==> flow/design.v <==
module LASER (
input CLK,
input RST,
input [3:0] X,
input [3:0] Y,
output reg [3:0] C1X,
output reg [3:0] C1Y,
output reg [3:0] C2X,
output reg [3:0] C2Y,
output reg DONE);
parameter LFSR_WIDTH = 10;
parameter [LFSR_WIDTH-1:0] threshold = 10'd150;
reg [LFSR_WIDTH-1:0] q;  
wire feedback;  
assign feedback = q[9] ^ q[6];
always @(posedge CLK) begin
    if (RST)
        q <= 10'h1;  
    else
        q <= {q[LFSR_WIDTH-2:0], feedback};  
end
wire [3:0] step;
assign step = (q[5])? 4'b0001: 4'b0010;   
reg [1:0] current_state;
reg [1:0] next_state;
parameter  INIT = 0;
parameter READ = 1;
parameter WALK = 2;
parameter OUTPUT = 3;
reg [5:0] cover_prev;  
reg [5:0] cover_current;  
reg [5:0] cover_max;  
reg [5:0] cnt;  
reg [3:0] corX [39:0];  
reg [3:0] corY [39:0];
reg [3:0] x1, y1, x2, y2;  
reg [3:0] tmpX1, tmpY1, tmpX2, tmpY2; 
reg [3:0] dx1, dy1, dx2, dy2;
reg [19:0] round;  
parameter MAX_ROUND = 20'd2000;
parameter [5:0] LAST = 6'd41;  
always @(posedge CLK) begin
  if (current_state == INIT) begin
    corX[cnt] <= X;
    corY[cnt] <= Y;
  end
  if (current_state == READ || next_state == READ) begin
    corX[cnt] <= X;
    corY[cnt] <= Y;
  end
end
always @(*) begin
  if (cnt == 6'd0 || cnt == LAST || next_state == READ || RST) begin
    dx1 = 4'd0; dy1 = 4'd0;
    dx2 = 4'd0; dy2 = 4'd0;
  end
  else if (next_state == WALK) begin
    dx1 = (tmpX1 > corX[cnt-6'd1])? tmpX1 - corX[cnt-6'd1] : corX[cnt-6'd1] - tmpX1;
    dy1 = (tmpY1 > corY[cnt-6'd1])? tmpY1 - corY[cnt-6'd1] : corY[cnt-6'd1] - tmpY1;
    dx2 = (tmpX2 > corX[cnt-6'd1])? tmpX2 - corX[cnt-6'd1] : corX[cnt-6'd1] - tmpX2;
    dy2 = (tmpY2 > corY[cnt-6'd1])? tmpY2 - corY[cnt-6'd1] : corY[cnt-6'd1] - tmpY2;
  end
  else begin
    dx1 = 4'd0; dy1 = 4'd0;
    dx2 = 4'd0; dy2 = 4'd0;
  end
end
always @(posedge CLK) begin
  if (RST)
    current_state <= INIT;
  else
    current_state <= next_state;
end
always @(*) begin
  case (current_state)
    INIT:
      next_state = (RST)? INIT: READ;
    READ:
      next_state = (cnt == 6'd39)? WALK: READ;
    WALK:  
      next_state = (round == MAX_ROUND)? OUTPUT: WALK;
    OUTPUT:
      next_state = INIT;
    default:
      next_state = INIT;
  endcase
end
always @(posedge CLK) begin
  if (RST)
    round <= 0;
  else if (current_state == OUTPUT)
    round <= 0;
  else if (current_state == WALK) begin
    if (cnt == LAST)
      round <= round + 1;
  end
end
always @(posedge CLK) begin
  if (RST) begin
    tmpX2 <= 4'd7; 
  end
  else if (current_state == OUTPUT) begin
    tmpX2 <= 4'd7;
  end
  else if (current_state == WALK && cnt == 6'd0) begin  
    if (q[5]) tmpX2 <= (x2+step < 16)? x2+step : 15; 
    else      tmpX2 <= (x2 > step) ? x2-step : 0;  
  end
end
always @(posedge CLK) begin
  if (RST) begin
    tmpY2 <= 4'd7;
  end
  else if (current_state == OUTPUT) begin
    tmpY2 <= 4'd7;
  end
  else if (current_state == WALK && cnt == 6'd0) begin  
    if (q[9]) tmpY2 <= (y2+step < 16)? y2+step : 15;
    else      tmpY2 <= (y2 > step)? y2-step : 0;  
  end
end
always @(posedge CLK) begin
  if (RST) begin
    tmpX1 <= 4'd7;
  end
  else if (current_state == OUTPUT) begin
    tmpX1 <= 4'd7;
  end
  else if (current_state == WALK && cnt == 6'd0) begin  
    if (q[0]) tmpX1 <= (x1+step < 16)? x1+step : 15;  
    else      tmpX1 <= (x1 > step)? x1-step : 0; 
  end
end
always @(posedge CLK) begin
  if (RST) begin
    tmpY1 <= 4'd7;
  end
  else if (current_state == OUTPUT) begin
    tmpY1 <= 4'd7;
  end
  else if (current_state == WALK && cnt == 6'd0) begin  
    if (q[3]) tmpY1 <= (y1+step < 16)? y1+step : 15; 
    else      tmpY1 <= (y1 > step)? y1-step : 0;  
  end
end
always @(posedge CLK) begin
  if (RST) begin
    x1 <= 4'd0; y1 <= 4'd0;
    x2 <= 4'd8; y2 <= 4'd8;
  end
  else if (current_state == OUTPUT) begin
    x1 <= 4'd0; y1 <= 4'd0;
    x2 <= 4'd8; y2 <= 4'd8;
  end
  else if (current_state == WALK) begin
    if (cnt == LAST) begin
      if(cover_current > cover_prev) begin
        x1 <= tmpX1; y1 <= tmpY1;
        x2 <= tmpX2; y2 <= tmpY2;
      end
      else begin  
        if (q < threshold) begin  
          x1 <= tmpX1; y1 <= tmpY1;
          x2 <= tmpX2; y2 <= tmpY2;
        end
      end
    end
  end
end
always @(posedge CLK) begin
  if (RST)
    cover_prev <= 6'd0;
  else if (current_state == OUTPUT)
    cover_prev <= 6'd0;
  else if (current_state == WALK) begin
    if(cnt == LAST) begin  
      if(cover_current > cover_prev)
        cover_prev <= cover_current;
      else begin  
        if (q < threshold)   
          cover_prev <= cover_current;
      end
    end
  end
end
always @(posedge CLK) begin
  if(RST)
    cover_current <= 6'd0;
  else if(next_state == OUTPUT)   
    cover_current <= 6'd0;
  else if(current_state == WALK) begin
    if(cnt > 0) begin
      if (cnt == LAST)
        cover_current <= 6'd0;
      else begin
        cover_current <= cover_current +
        ((dx1 + dy1 <= 4) || (dx1 == 3 && dy1 == 2) || (dx1 == 2 && dy1 == 3) ||
         (dx2 + dy2 <= 4) || (dx2 == 3 && dy2 == 2) || (dx2 == 2 && dy2 == 3));        
      end
    end
    else 
      cover_current <= 6'd0;
  end
  else
    cover_current <= 6'd0;
end
always @(posedge CLK) begin
  if(RST)
    cover_max <= 6'd0;
  else if(current_state == WALK) begin
    if(cnt == LAST) begin  
      if(cover_current > cover_max)
        cover_max <= cover_current;
    end
  end
  else if(current_state == OUTPUT)
    cover_max <= 0;
  else
    cover_max <= 0;
end
always @(posedge CLK) begin
  if (RST)
    cnt <= 0;
  else if (current_state == OUTPUT || next_state == OUTPUT)
    cnt <= 0;
  else if (next_state == READ)  
    cnt <= cnt + 1;
  else if (current_state == WALK) begin
      cnt <= (cnt == LAST)? 0: cnt+1;
  end
  else
    cnt <= 0;
end
always @(posedge CLK) begin
  if (RST) begin
    C1X <= 4'd7; C1Y <= 4'd7;
    C2X <= 4'd7; C2Y <= 4'd7;
  end
  else if (current_state == WALK) begin
    if(cnt == LAST) begin
      if(cover_current > cover_max) begin
        C1X <= tmpX1; C1Y <= tmpY1;
        C2X <= tmpX2; C2Y <= tmpY2;
      end
    end
  end
end
always @(posedge CLK) begin
  if(RST)
    DONE <= 1'b0;
  else if (next_state == OUTPUT)
    DONE <= 1'b1;
  else
    DONE <= 1'b0;
end
endmodule
Settings: LEC_CHECK=0, ABC_AREA=1, CAP_MARGIN=30, CELL_PAD_IN_SITES_DETAIL_PLACEMENT=2, CELL_PAD_IN_SITES_GLOBAL_PLACEMENT=2, CORE_ASPECT_RATIO=1.37, CORE_MARGIN=2, CORE_UTILIZATION=49, GPL_ROUTABILITY_DRIVEN=0, MIN_ROUTING_LAYER=met2, PLACE_DENSITY=0.53, SETUP_SLACK_MARGIN=-0.76, SLEW_MARGIN=15; clock period 8.03 ns.
run.sh (not shown) runs the stock make flow with config.mk's settings and CLKGATE_MAP_FILE=.
Next try:
ABC_AREA = not set   (was 1)
CAP_MARGIN = 20   (was 30)
CELL_PAD_IN_SITES_DETAIL_PLACEMENT = not set   (was 2)
CELL_PAD_IN_SITES_GLOBAL_PLACEMENT = not set   (was 2)
CORE_ASPECT_RATIO = not set   (was 1.37)
CORE_UTILIZATION = 22   (was 49)
GPL_ROUTABILITY_DRIVEN = not set   (was 0)
MIN_ROUTING_LAYER = not set   (was met2)
PLACE_DENSITY = not set   (was 0.53)
SETUP_SLACK_MARGIN = not set   (was -0.76)
SLEW_MARGIN = 20   (was 15)
clock period = 5.86 ns   (was 8.03 ns; I/O delays follow)
What happened: Register-to-register slack loses 0.33 ns; setup slack is worse by 0.33 ns; cell count came out higher by 5.6%; clock-buffer cell count came out higher by 7; cell area goes up by 4.3%; global-route usage went down by 44 points; power climbs by 28%.
Next try:
CORE_UTILIZATION = 72   (was 22)
CTS_CLUSTER_SIZE = 49   (was not set)
PLACE_DENSITY_LB_ADDON = 0.0   (was not set)
SETUP_SLACK_MARGIN = 1.27   (was not set)
clock period = 4.34 ns   (was 5.86 ns; I/O delays follow)
The changed run ran to the end with violations: setup timing.
Register-to-register slack gets worse by 1.8 ns.
Synthesized area stays the same.
Setup slack gets worse by 1.8 ns.
Power is higher by about 45%.
Routed wire length is higher by 36%.
Design area barely changes.
Die area is lower by 69%.
Clock skew is higher by 0.016 ns.
Core utilization is higher by 60 points.
Next try:
CTS_CLUSTER_DIAMETER = 362   (was not set)
CTS_CLUSTER_SIZE = not set   (was 49)
SETUP_SLACK_MARGIN = -0.35   (was 1.27)
clock period = 4.45 ns   (was 4.34 ns; I/O delays follow)
After rerunning: The changed run produced a layout that fails on setup timing. Worst setup slack improves by 0.26 ns. First-iteration DRC count goes down by a few percent. Critical path depth stays the same. Cell area falls slightly. Fmax rose by a few percent. Power drops by a few percent.

---

Setup of v51:
RTL: the design.v shown in full above, as it stands there.
==> flow/config.mk <==
export PLATFORM = sky130hd
export DESIGN_NAME = LASER
export DESIGN_NICKNAME = LASER
export VERILOG_FILES = /design/flow/design.v
export SDC_FILE = /design/flow/constraint.sdc
export NUM_CORES = 4
export LEC_CHECK = 0
export CAP_MARGIN = 20
export CELL_PAD_IN_SITES_DETAIL_PLACEMENT = 2
export CELL_PAD_IN_SITES_GLOBAL_PLACEMENT = 1
export CORE_MARGIN = 9
export CORE_UTILIZATION = 40
export GPL_ROUTABILITY_DRIVEN = 0
export GPL_TIMING_DRIVEN = 0
export MIN_ROUTING_LAYER = met2
export PLACE_DENSITY = 0.41
export SLEW_MARGIN = 20
==> flow/constraint.sdc <==
create_clock -name core_clock -period 8.87 [get_ports {CLK}]
set_input_delay 1.7740 -clock core_clock [delete_from_list [all_inputs] [get_ports {CLK}]]
set_output_delay 1.7740 -clock core_clock [all_outputs]
set_load 0.01 [all_outputs]
v51 was carried through to the last stage, and its layout satisfied the timing, DRC and antenna checks.
The following lists how v40 was set up differently from v51:
- CORE_UTILIZATION now 62, was 40
- PLACE_DENSITY no longer set, was 0.41
- CELL_PAD_IN_SITES_GLOBAL_PLACEMENT no longer set, was 1
- CORE_MARGIN now 2, was 9
- GPL_TIMING_DRIVEN no longer set, was 0
- GPL_ROUTABILITY_DRIVEN no longer set, was 0
- CTS_CLUSTER_SIZE now 98, previously not set
- MIN_ROUTING_LAYER no longer set, was met2
- CELL_PAD_IN_SITES_DETAIL_PLACEMENT no longer set, was 2
- the clock period (ns, I/O delays scaled along) now 7.48, was 8.87
- v40 | stages: all done | timing, DRC, antenna: all pass
- The run showing the smaller switching power share of the total is v40.
- Compared with v51, v40 shows a lower worst-case reg-to-reg path depth.
- v40 vs. v51: number of CTS-inserted buffers now sits lower, fraction of power consumed by the clock network now sits lower, via count of the routed design now sits lower, proportion of power drawn by combinational gates now sits lower, area taken by flip-flops and latches now sits at about the same level.
- On power, the higher figure sits with v40, not v51.
- Number of clock buffer instances in the layout, v51 and v40, higher one = v51.
- Looking at critical path's slowest cell, the sky130_fd_sc_hd__mux4_2 result is from v51; the sky130_fd_sc_hd__dfxtp_4 one comes from v40.
- Of v51 and v40, v40 shows the lower cell area after layout, with v51 above it.
- Comparing v51 against v40, there is no change at all in sequential-to-total area share from yosys stat.
Input changes introduced in v27 (baseline for comparison: v40):
- removing CTS_CLUSTER_SIZE (formerly 98)
- changing CORE_UTILIZATION from 62 to 40
- changing the clock period (ns, I/O delays scaled along) from 7.48 to 6.0
==> results <==
v27 was carried through to the last stage, and its layout satisfied the timing, DRC and antenna checks. [v27] first-pass GRT wire length rose 2.3 mm relative to v40. Part of the cycle the worst path needs ended up 4.9 points higher on v27 than on v40. Compare v40 and v27 | total met2 wirelength after detailed routing higher: v40. Going from v40 to v27, worst vdd rail ir drop shrank slightly. Higher combinational cell fraction of total power among v40 and v27: v27. The lower count of cells along the worst register-to-register path came out of v40. When v27 is set beside v40, its cell area turns out to be 0.0011 mm² larger. Measured against each other, v40 and v27 differ in layout overhead on the synthesized area, the lower figure coming from v40.
Setup changes, v27 to v6
- swapping 40 for 28 in CORE_UTILIZATION
- swapping 6.0 for 7.48 in the clock period (ns, I/O delays scaled along)
- v6: done, clean on timing, DRC and antenna
- Against v27 as the reference, v6 delivers a lower global-route usage.
- Comparing v27 and v6, non-clock buffer count is higher on v27.
- v6 against v27: number of cells on the critical path saw a decrease, final area saw a decrease, count of library flops with an enable pin saw little to no change.
- Worst setup timing slack at the placement stage | v6 above v27
- Relative to v27, proportion of power drawn by combinational gates has decreased by 3.4 points in v6.
- Re share of the final layout cell area in multi-input gates: v27 was higher than v6.
- Any difference in flip-flop count between v27 and v6 is small enough to ignore.
What v43 does differently from v6 at the input level:
- ABC_AREA: unset -> 1
- CTS_CLUSTER_DIAMETER: unset -> 393
- CORE_UTILIZATION: 28 -> 72
- the clock period (ns, I/O delays scaled along): 7.48 -> 3.73
## What came out
The flow completed for v43, but it is not clean: the layout still shows negative setup slack. In v43 relative to v6, met1 routed wirelength after detailed routing had gone up slightly. On v43: power drawn by the clock network is about 70% higher than what v6 gave. Min post-synthesis to final-layout area growth across v43 and v6: v6. Comparing share of synthesized area occupied by flip-flops and latches for v43 and v6, the bigger number came from v6. Taking v6 as the reference, in v43 final worst setup slack went down 2120 ps, total power consumption of the routed design went up about 100%.
Changes in v47 relative to v43:
- CTS_CLUSTER_DIAMETER removed (was 393)
- CORE_UTILIZATION changed from 72 to 70
- the clock period (ns, I/O delays scaled along) changed from 3.73 to 4.74
### Flow results
Completing all stages was not enough for v47: its layout failed the final checks because of negative setup slack.
In v47, critical path depth is lower than in v43.
v47 ended up with a lower post-route minimum period than v43 did.
v47: post-route fraction of the period consumed by the critical path 31 points below v43
Compared with v43, v47 shows a higher sum of negative setup slack.
Summary of v47 over v43: signed area change from the synthesized netlist to the final layout went down, setup slack climbed 1100 ps, routed wire length dropped about 4%.
For count of cells along the worst register-to-register path, dividing the value from v47 by the value from v43 gives 0.943.

---

RTL: the design.v shown in full above, as it stands there.
clock: 4.45 ns
lec_check: 0
cap_margin: 0
core_margin: 2
core_utilization: 72
cts_cluster_diameter: 362
cts_cluster_size: 18
place_density_lb_addon: 0.0
setup_slack_margin: -0.35
slew_margin: 30
The starting point ran to the end with violations: negative setup slack.
Then changed:
CTS_CLUSTER_DIAMETER = unset   (was 362)
CTS_CLUSTER_SIZE = 47   (was 18)
SETUP_SLACK_MARGIN = 1.85   (was -0.35)
SLEW_MARGIN = 20   (was 30)
clock period = 6.4 ns   (was 4.45 ns; I/O delays follow)
The new run went through all stages and came out clean; wire length is lower by 2.9%; power is lower by about 20%; setup slack improved by 1.8 ns; synthesized area does not change.
Then changed:
CAP_MARGIN = 20   (was 0)
SETUP_SLACK_MARGIN = 1.17   (was 1.85)
clock period = 4.38 ns   (was 6.4 ns; I/O delays follow)
The new run ran to the end with violations: negative setup slack.
Synthesized area stays the same.
Routed wire length went up by 18%.
Critical path depth is unchanged.
Final area went up by 4.0%.
First-iteration DRC count went up by 27%.
Count of clock-buffer cells in the layout went down by 6.
Non-clock buffer count went up by 97.
Maximum frequency went down by 1.5%.
Then changed:
CORE_UTILIZATION = 71   (was 72)
CTS_CLUSTER_SIZE = 13   (was 47)
PLACE_DENSITY_LB_ADDON = 0.02   (was 0.0)
SETUP_SLACK_MARGIN = unset   (was 1.17)
clock period = 4.88 ns   (was 4.38 ns; I/O delays follow)
Effect: The new run finished but failed the layout checks on negative setup slack. Worst hold slack barely changes. Setup slack gets better by 0.70 ns. Final area decreases by 3.3%. Global-route usage is lower by 2.9 points. Clock-buffer cell count rose by 16. Flip-flop count stays the same.
Power figures rest on the tool's default switching activity, not on a simulated workload.
